Setup of before:
==> flow/design.v (excerpt) <==
module mult_unsigned #(
		parameter WIDTHA = 16,
		parameter WIDTHB = 24,
		parameter PIPELINE_DEPTH = 4
)
(
	input clk,rst,
	input [WIDTHA -1 :0] A,
	input [WIDTHB -1 :0] B,
	output [WIDTHA + WIDTHB - 1:0] result
);
Size: ~1700 cells after synthesis, ~200 flip-flops, ~82 I/O pins.
make LEC_CHECK=0 CAP_MARGIN=10 CELL_PAD_IN_SITES_DETAIL_PLACEMENT=2 CORE_ASPECT_RATIO=1.73 CORE_MARGIN=2 CORE_UTILIZATION=65 CTS_CLUSTER_SIZE=59 MIN_ROUTING_LAYER=met2 PLACE_DENSITY_LB_ADDON=0.12 SETUP_SLACK_MARGIN=0.77 SLEW_MARGIN=20 finish   # period 7.04 ns
run.sh (not shown) runs the stock make flow with config.mk's settings and CLKGATE_MAP_FILE=.
before did not make it past detailed placement, where a tool error ended it.
Input-level comparison between after and before:
- removing CELL_PAD_IN_SITES_DETAIL_PLACEMENT (formerly 2)
- removing CORE_ASPECT_RATIO (formerly 1.73)
- changing CORE_UTILIZATION from 65 to 24
- removing MIN_ROUTING_LAYER (formerly met2)
- removing CTS_CLUSTER_SIZE (formerly 59)
- removing SETUP_SLACK_MARGIN (formerly 0.77)
- changing CAP_MARGIN from 10 to 20
- removing PLACE_DENSITY_LB_ADDON (formerly 0.12)
- changing the clock period (ns, I/O delays scaled along) from 7.04 to 6.61
after closes out successfully: all stages finished, all timing, DRC and antenna checks passed. Die span in y came out higher on after than on before. Comparing after against before, there is no change at all in net count of the mapped netlist. Between before and after, total die area is higher for after, before comes in under that. Re share of the core filled by cells before placement: before and after aren't equal, and the higher value belongs to before.

========
== run A ==
The RTL this note starts from:
==> flow/design.v <==
module mult_unsigned #(
		parameter WIDTHA = 16,
		parameter WIDTHB = 24,
		parameter PIPELINE_DEPTH = 4
)
(
	input clk,rst,
	input [WIDTHA -1 :0] A,
	input [WIDTHB -1 :0] B,
	output [WIDTHA + WIDTHB - 1:0] result
);
reg [WIDTHA -1 :0] rA;
reg [WIDTHB -1 :0] rB;
reg [WIDTHA + WIDTHB - 1:0] M [PIPELINE_DEPTH-1:0];
integer i;
always @(posedge clk or posedge rst)
begin
	if (rst) begin
		rA <= 0;
		rB <= 0;
		for (i=0; i<PIPELINE_DEPTH; i=i+1)
		  M[i] <=0;
		end
	else
	begin
		rA <= A;
		rB <= B;
		M[0] <= rA * rB;
		for (i=0; i<PIPELINE_DEPTH-1; i=i+1)
			M[i+1] <= M[i];
	end
end
assign result = M[PIPELINE_DEPTH-1];
endmodule
Settings: LEC_CHECK=0, ABC_AREA=1, CAP_MARGIN=20, CORE_ASPECT_RATIO=1.47, CORE_MARGIN=2, CORE_UTILIZATION=72, CTS_CLUSTER_DIAMETER=400, CTS_CLUSTER_SIZE=100, PLACE_DENSITY=0.4, SLEW_MARGIN=20; clock period 4.42 ns.
Run A: GRT-0232 in global routing (5_1_grt) -> run aborted
Edits applied to the flow inputs when going from run A to run B:
- swapping 72 for 65 in CORE_UTILIZATION
- clearing CTS_CLUSTER_SIZE, which used to be 100
- clearing PLACE_DENSITY, which used to be 0.4
- clearing CORE_ASPECT_RATIO, which used to be 1.47
Findings:
- Count of state elements after synthesis came out exactly the same in run B and run A.
- Summary of run B over run A: cell count after placement up about 1.7%; post-place setup slack shrank by 0.051 ns; row count down 10.
- Run B completed end to end; final checks failed (setup timing).
## Diff of input files: run C against run B
- putting PLACE_DENSITY_LB_ADDON at 0.03 where nothing was set
- putting CTS_CLUSTER_SIZE at 12 where nothing was set
- swapping 65 for 72 in CORE_UTILIZATION
- putting SETUP_SLACK_MARGIN at 0.72 where nothing was set
Findings:
Status(run C) = ERROR, stage = global routing (5_1_grt)
For the total placed instance area, run C came in 0.37% lower than run B did.
Delta(overall die height, run C - run B) < 0
Per the comparison of run C with run B, width of the chip has decreased; setup slack after placement fell by 0.029 ns; routability congestion estimate shrank by about 2.6%; synthesized flop and latch total neither gained nor lost much; total number of H-tree levels roughly the same.
Run C: number of setup buffers added after CTS is 23% lower than what run B reported.
What run D does differently from run C at the input level:
- clearing PLACE_DENSITY_LB_ADDON, which used to be 0.03
- clearing CTS_CLUSTER_DIAMETER, which used to be 400
- clearing CTS_CLUSTER_SIZE, which used to be 12
- clearing SETUP_SLACK_MARGIN, which used to be 0.72
- putting PLACE_DENSITY at 0.78 where nothing was set
- swapping 4.42 for 5.44 in the clock period (ns, I/O delays scaled along)
Results
Delta (run D minus run C): sink count of the clock tree neither gained nor lost much; count of state elements after synthesis comparable.
As far as post-synth tally of flip-flops with integrated enable is concerned, run C and run D perform about the same.
Diff run C..run D | cell area after synthesis | unchanged
Comparing run D against run C, there is no change at all in die size.
From run C to run D, area share of fa/ha/maj cells after synthesis did not move at all.
Final checks on run D, whose flow otherwise completed, came back failing, citing setup timing.
Number of instances in the placed design was lower in run D than in run C.
Post-CTS repair timing setup buffer count: run D and run C compared, lower one is run D
NOTE placed wire-length estimate run C->run D decreased by a few percent
Edits applied to the flow inputs when going from run D to run E:
- CTS_CLUSTER_SIZE now 74, previously not set
- PLACE_DENSITY now 0.36, was 0.78
==> comparison <==
- Run E completed end to end; final checks failed (setup timing).
- The run with more routed wire is run E, not run D.
- Delta (run E minus run D): core utilization went up 1.0 points; area of the multi-input gates went up by 130 um2.

========
// mult_unsigned: RTL as listed in full above, without the edits since
Settings: LEC_CHECK=0, CAP_MARGIN=35, CORE_MARGIN=2, CORE_UTILIZATION=58, CTS_CLUSTER_SIZE=93, HOLD_SLACK_MARGIN=0.11, SLEW_MARGIN=20, TNS_END_PERCENT=35; clock period 7.07 ns.
Change:
==> flow/config.mk (replaced) <==
export PLATFORM = sky130hd
export DESIGN_NAME = mult_unsigned
export DESIGN_NICKNAME = mult_unsigned
export VERILOG_FILES = /design/flow/design.v
export SDC_FILE = /design/flow/constraint.sdc
export NUM_CORES = 4
export LEC_CHECK = 0
export CAP_MARGIN = 20
export CORE_MARGIN = 2
export CORE_UTILIZATION = 64
export SLEW_MARGIN = 20
==> flow/constraint.sdc (replaced) <==
create_clock -name core_clock -period 5.33 [get_ports {clk}]
set_input_delay 1.0660 -clock core_clock [delete_from_list [all_inputs] [get_ports {clk}]]
set_output_delay 1.0660 -clock core_clock [all_outputs]
set_load 0.01 [all_outputs]
Result:
- With this change the flow completed and failed the layout checks on setup timing
- clock-buffer cell count decreases by 1
- die area drops by 9.2%
- setup slack degrades by 0.96 ns
- core utilization grows by 15 points
- cell count went up by 6.7%
- sequential share of layout area goes down by 2.7 points
- cell area rose by 12%
- global-route usage came out higher by 4.0 points
Change:
--- a/flow/config.mk
+++ b/flow/config.mk
@@ -8,4 +8,4 @@
 export CAP_MARGIN = 20
 export CORE_MARGIN = 2
-export CORE_UTILIZATION = 64
+export CORE_UTILIZATION = 65
 export SLEW_MARGIN = 20
==> flow/constraint.sdc (replaced) <==
create_clock -name core_clock -period 5.44 [get_ports {clk}]
set_input_delay 1.0880 -clock core_clock [delete_from_list [all_inputs] [get_ports {clk}]]
set_output_delay 1.0880 -clock core_clock [all_outputs]
set_load 0.01 [all_outputs]
Outcome:
- The changed run ran to the end with violations: setup timing
- final area climbs by 1.2%
- final cell count is about the same
- worst setup slack degrades by 0.096 ns
- clock skew hardly moves
- non-clock buffer count climbs by 5
- die area drops by 1.5%
Change:
--- a/flow/config.mk
+++ b/flow/config.mk
@@ -6,6 +6,8 @@
 export NUM_CORES = 4
 export LEC_CHECK = 0
+export ABC_AREA = 1
 export CAP_MARGIN = 20
 export CORE_MARGIN = 2
-export CORE_UTILIZATION = 65
+export CORE_UTILIZATION = 72
 export SLEW_MARGIN = 20
+export TNS_END_PERCENT = 100
==> flow/constraint.sdc (replaced) <==
create_clock -name core_clock -period 5.59 [get_ports {clk}]
set_input_delay 1.1180 -clock core_clock [delete_from_list [all_inputs] [get_ports {clk}]]
set_output_delay 1.1180 -clock core_clock [all_outputs]
set_load 0.01 [all_outputs]
After rerunning: With this change the flow completed with no timing, DRC or antenna violations; final area falls by 3.1%; synthesized cell count rises by 26%; setup slack improved by 0.64 ns; count of clock-buffer cells in the layout does not change.
